build 76:
// ws2812_top
module ws2812_top(input clk, input reset, input spi_valid, input spi_data, output led);
Settings: LEC_CHECK=0, ABC_AREA=0, CAP_MARGIN=25, CELL_PAD_IN_SITES_DETAIL_PLACEMENT=0, CELL_PAD_IN_SITES_GLOBAL_PLACEMENT=2, CORE_ASPECT_RATIO=1.65, CORE_MARGIN=2, CORE_UTILIZATION=24, CTS_CLUSTER_DIAMETER=290, GPL_TIMING_DRIVEN=1, MAX_ROUTING_LAYER=met4, PLACE_DENSITY=0.6, SETUP_SLACK_MARGIN=1.32, SLEW_MARGIN=0, TNS_END_PERCENT=30; clock period 9.57 ns.
run.sh (not shown) runs the stock make flow with config.mk's settings and CLKGATE_MAP_FILE=.
Build 76 ended with every stage complete and zero timing, DRC or antenna violations.
For build 5, these inputs were changed with respect to build 76:
Settings: CORE_ASPECT_RATIO removed (was 1.65); SETUP_SLACK_MARGIN removed (was 1.32); CORE_UTILIZATION changed from 24 to 45; TNS_END_PERCENT removed (was 30); ABC_AREA changed from 0 to 1.
Findings:
- Diff build 76 -> build 5 | total power | up by a few percent
- For the smallest setup slack after layout, build 5 came in 0.53 ns higher than build 76 did.
- Side by side, maximum net fanout on the critical path turned out higher in build 5 than in build 76.
- Re clock-buffer cell count: build 5 and build 76 aren't equal, and the higher value belongs to build 5.
- Build 5 reports a lower number of non-clock buffers in the layout than build 76 does.
### build 5 -> build 17
Settings: TNS_END_PERCENT newly set to 10; CTS_CLUSTER_DIAMETER removed (was 290); CELL_PAD_IN_SITES_DETAIL_PLACEMENT removed (was 0); CELL_PAD_IN_SITES_GLOBAL_PLACEMENT removed (was 2); CAP_MARGIN changed from 25 to 20; GPL_TIMING_DRIVEN removed (was 1); CORE_UTILIZATION changed from 45 to 71; PLACE_DENSITY changed from 0.6 to 0.42; SLEW_MARGIN changed from 0 to 20; MAX_ROUTING_LAYER removed (was met4); the clock period (ns, I/O delays scaled along) changed from 9.57 to 8.17.
Going from build 5 to build 17, met3 global-route usage shows an increase of 2.9 points, initial core utilization now larger, total stage count of the critical path -2, total length of routed wires went down by about 12%, per-cell routed wire length fell 4.4%. Build 17 ended with less clock insertion delay at the later pin of the skew report than build 5.
> inputs changed (build 17 -> build 79)
Settings: removing TNS_END_PERCENT (formerly 10); changing CORE_UTILIZATION from 71 to 66; removing ABC_AREA (formerly 1); changing PLACE_DENSITY from 0.42 to 0.6; changing the clock period (ns, I/O delays scaled along) from 8.17 to 13.5.
Compare build 17 and build 79 | global-route met3 utilization higher: build 17. Row worst setup margin: build 79 higher / build 17 lower. Build 79 against build 17: cell area after layout lower; final cell count without fillers lost 2596; area added between synthesis and finish picked up an extra 1.5 points; final worst-path cycle share decreased 6.9 points; wire length dropped about 8%. On number of CTS-inserted buffers, the lower figure sits with build 17, not build 79. Of build 17 and build 79, the run reporting the lower instance count on the critical path was build 79. Worst-path cell with the longest stage delay: nand2_1 -> build 17, nor2_1 -> build 79.
The inputs of build 64 differ from those of build 79 as listed below.
Settings: a change of CORE_UTILIZATION from 66 to 72; an added CTS_CLUSTER_SIZE of 10; a change of SLEW_MARGIN from 20 to 35; an added SETUP_SLACK_MARGIN of 2.24; a change of the clock period (ns, I/O delays scaled along) from 13.5 to 7.51.
### Flow results
- Build 64 against build 79: post-route setup TNS roughly the same; total number of tap cells lower; power higher; global routing usage on met1 higher; post-route clock period utilization higher.
- From build 79 to build 64 the numbers moved as follows: worst hold slack climbed 0.011 ns; final core utilization climbed 6.3 points; die area dropped 8.2%; met3 track demand over resource in global routing climbed 2.7 points.
Relative to build 64, the following input files were edited for build 10:
Settings: SETUP_SLACK_MARGIN now 2.2, was 2.24; SLEW_MARGIN now 20, was 35; CTS_CLUSTER_DIAMETER now 213, previously not set; CTS_CLUSTER_SIZE no longer set, was 10.
Notes after the runs:
Looking at build 10 and build 64, the number of cells in the design after placement is a wash.
From build 64 to build 10 the numbers moved as follows: initial cell density of the core roughly the same, number of buffers outside the clock class in the layout has increased.

Setup of alpha:
ws2812_top again, from the RTL that the note above started with.
export LEC_CHECK = 0
export CAP_MARGIN = 40
export CELL_PAD_IN_SITES_DETAIL_PLACEMENT = 1
export CORE_MARGIN = 2
export CORE_UTILIZATION = 40
export CTS_CLUSTER_DIAMETER = 324
export CTS_CLUSTER_SIZE = 26
export GPL_ROUTABILITY_DRIVEN = 0
export MAX_ROUTING_LAYER = met4
export PLACE_DENSITY_LB_ADDON = 0.15
export SETUP_SLACK_MARGIN = 5.0
export SLEW_MARGIN = 0
export TNS_END_PERCENT = 80
create_clock -name core_clock -period 48.9 [get_ports {clk}]
> inputs changed (alpha -> beta)
# alpha
export LEC_CHECK = 0
export CAP_MARGIN = 40
export CELL_PAD_IN_SITES_DETAIL_PLACEMENT = 1
export CORE_MARGIN = 2
export CORE_UTILIZATION = 40
export CTS_CLUSTER_DIAMETER = 324
export CTS_CLUSTER_SIZE = 26
export GPL_ROUTABILITY_DRIVEN = 0
export MAX_ROUTING_LAYER = met4
export PLACE_DENSITY_LB_ADDON = 0.15
export SETUP_SLACK_MARGIN = 5.0
export SLEW_MARGIN = 0
export TNS_END_PERCENT = 80
create_clock -name core_clock -period 48.9 [get_ports {clk}]
# beta
export LEC_CHECK = 0
export CAP_MARGIN = 20
export CORE_MARGIN = 2
export CORE_UTILIZATION = 70
export GPL_ROUTABILITY_DRIVEN = 1
export PLACE_DENSITY = 0.6
export SLEW_MARGIN = 20
create_clock -name core_clock -period 7.69 [get_ports {clk}]
Findings:
The number of buffer and inverter instances along the worst setup path of beta falls short of that of alpha by 7.
Floorplan row count for beta: about 25% down relative to alpha
Compared with alpha, in beta met2 demand-to-capacity share in global routing higher; initial cell density of the core has increased; relative contribution of sequential cells to total power lost 11 points.
Going from alpha to beta, number of global-route vias before repair shrinks by 1977.
Modified inputs, gamma compared to beta
# beta
export LEC_CHECK = 0
export CAP_MARGIN = 20
export CORE_MARGIN = 2
export CORE_UTILIZATION = 70
export GPL_ROUTABILITY_DRIVEN = 1
export PLACE_DENSITY = 0.6
export SLEW_MARGIN = 20
create_clock -name core_clock -period 7.69 [get_ports {clk}]
# gamma
export LEC_CHECK = 0
export CAP_MARGIN = 20
export CORE_MARGIN = 2
export CORE_UTILIZATION = 70
export CTS_CLUSTER_SIZE = 26
export PLACE_DENSITY_LB_ADDON = 0.0
export SETUP_SLACK_MARGIN = 2.21
export SLEW_MARGIN = 20
create_clock -name core_clock -period 7.51 [get_ports {clk}]
==> results <==
gamma against beta: non-clock buffer count increased by about 12% relative to the old numbers; overall power shows an increase of 530 µW; clock tree buffer count of the final layout decreased 1.4%; wire length decreased 930 µm; clock power grew by 4.0%.
Delta(endpoint arrival time on the critical path, gamma - beta) < 0
Logic area essentially unchanged between beta and gamma.
Power in combinational cells sits higher in gamma than in beta.
The register-to-register slack in gamma sits 0.06 ns above the value recorded for beta.
Modified inputs, delta compared to gamma
# gamma
export LEC_CHECK = 0
export CAP_MARGIN = 20
export CORE_MARGIN = 2
export CORE_UTILIZATION = 70
export CTS_CLUSTER_SIZE = 26
export PLACE_DENSITY_LB_ADDON = 0.0
export SETUP_SLACK_MARGIN = 2.21
export SLEW_MARGIN = 20
create_clock -name core_clock -period 7.51 [get_ports {clk}]
# delta
export LEC_CHECK = 0
export CAP_MARGIN = 15
export CORE_ASPECT_RATIO = 0.72
export CORE_MARGIN = 2
export CORE_UTILIZATION = 72
export CTS_CLUSTER_SIZE = 72
export GPL_ROUTABILITY_DRIVEN = 1
export PLACE_DENSITY_LB_ADDON = 0.0
export SETUP_SLACK_MARGIN = 2.15
export SLEW_MARGIN = 20
create_clock -name core_clock -period 7.51 [get_ports {clk}]
[summary]
Each of the runs, namely gamma and delta, reached the end of the flow and came out clean.
Re area after synthesis: no difference whatsoever between gamma and delta.
Against gamma as the reference, delta delivers a higher largest fanout on the critical path.
Going from gamma to delta, the number of antenna violations at the first check in global routing was found to have gone down by 1.
Power is estimated from default activity; no workload was simulated.
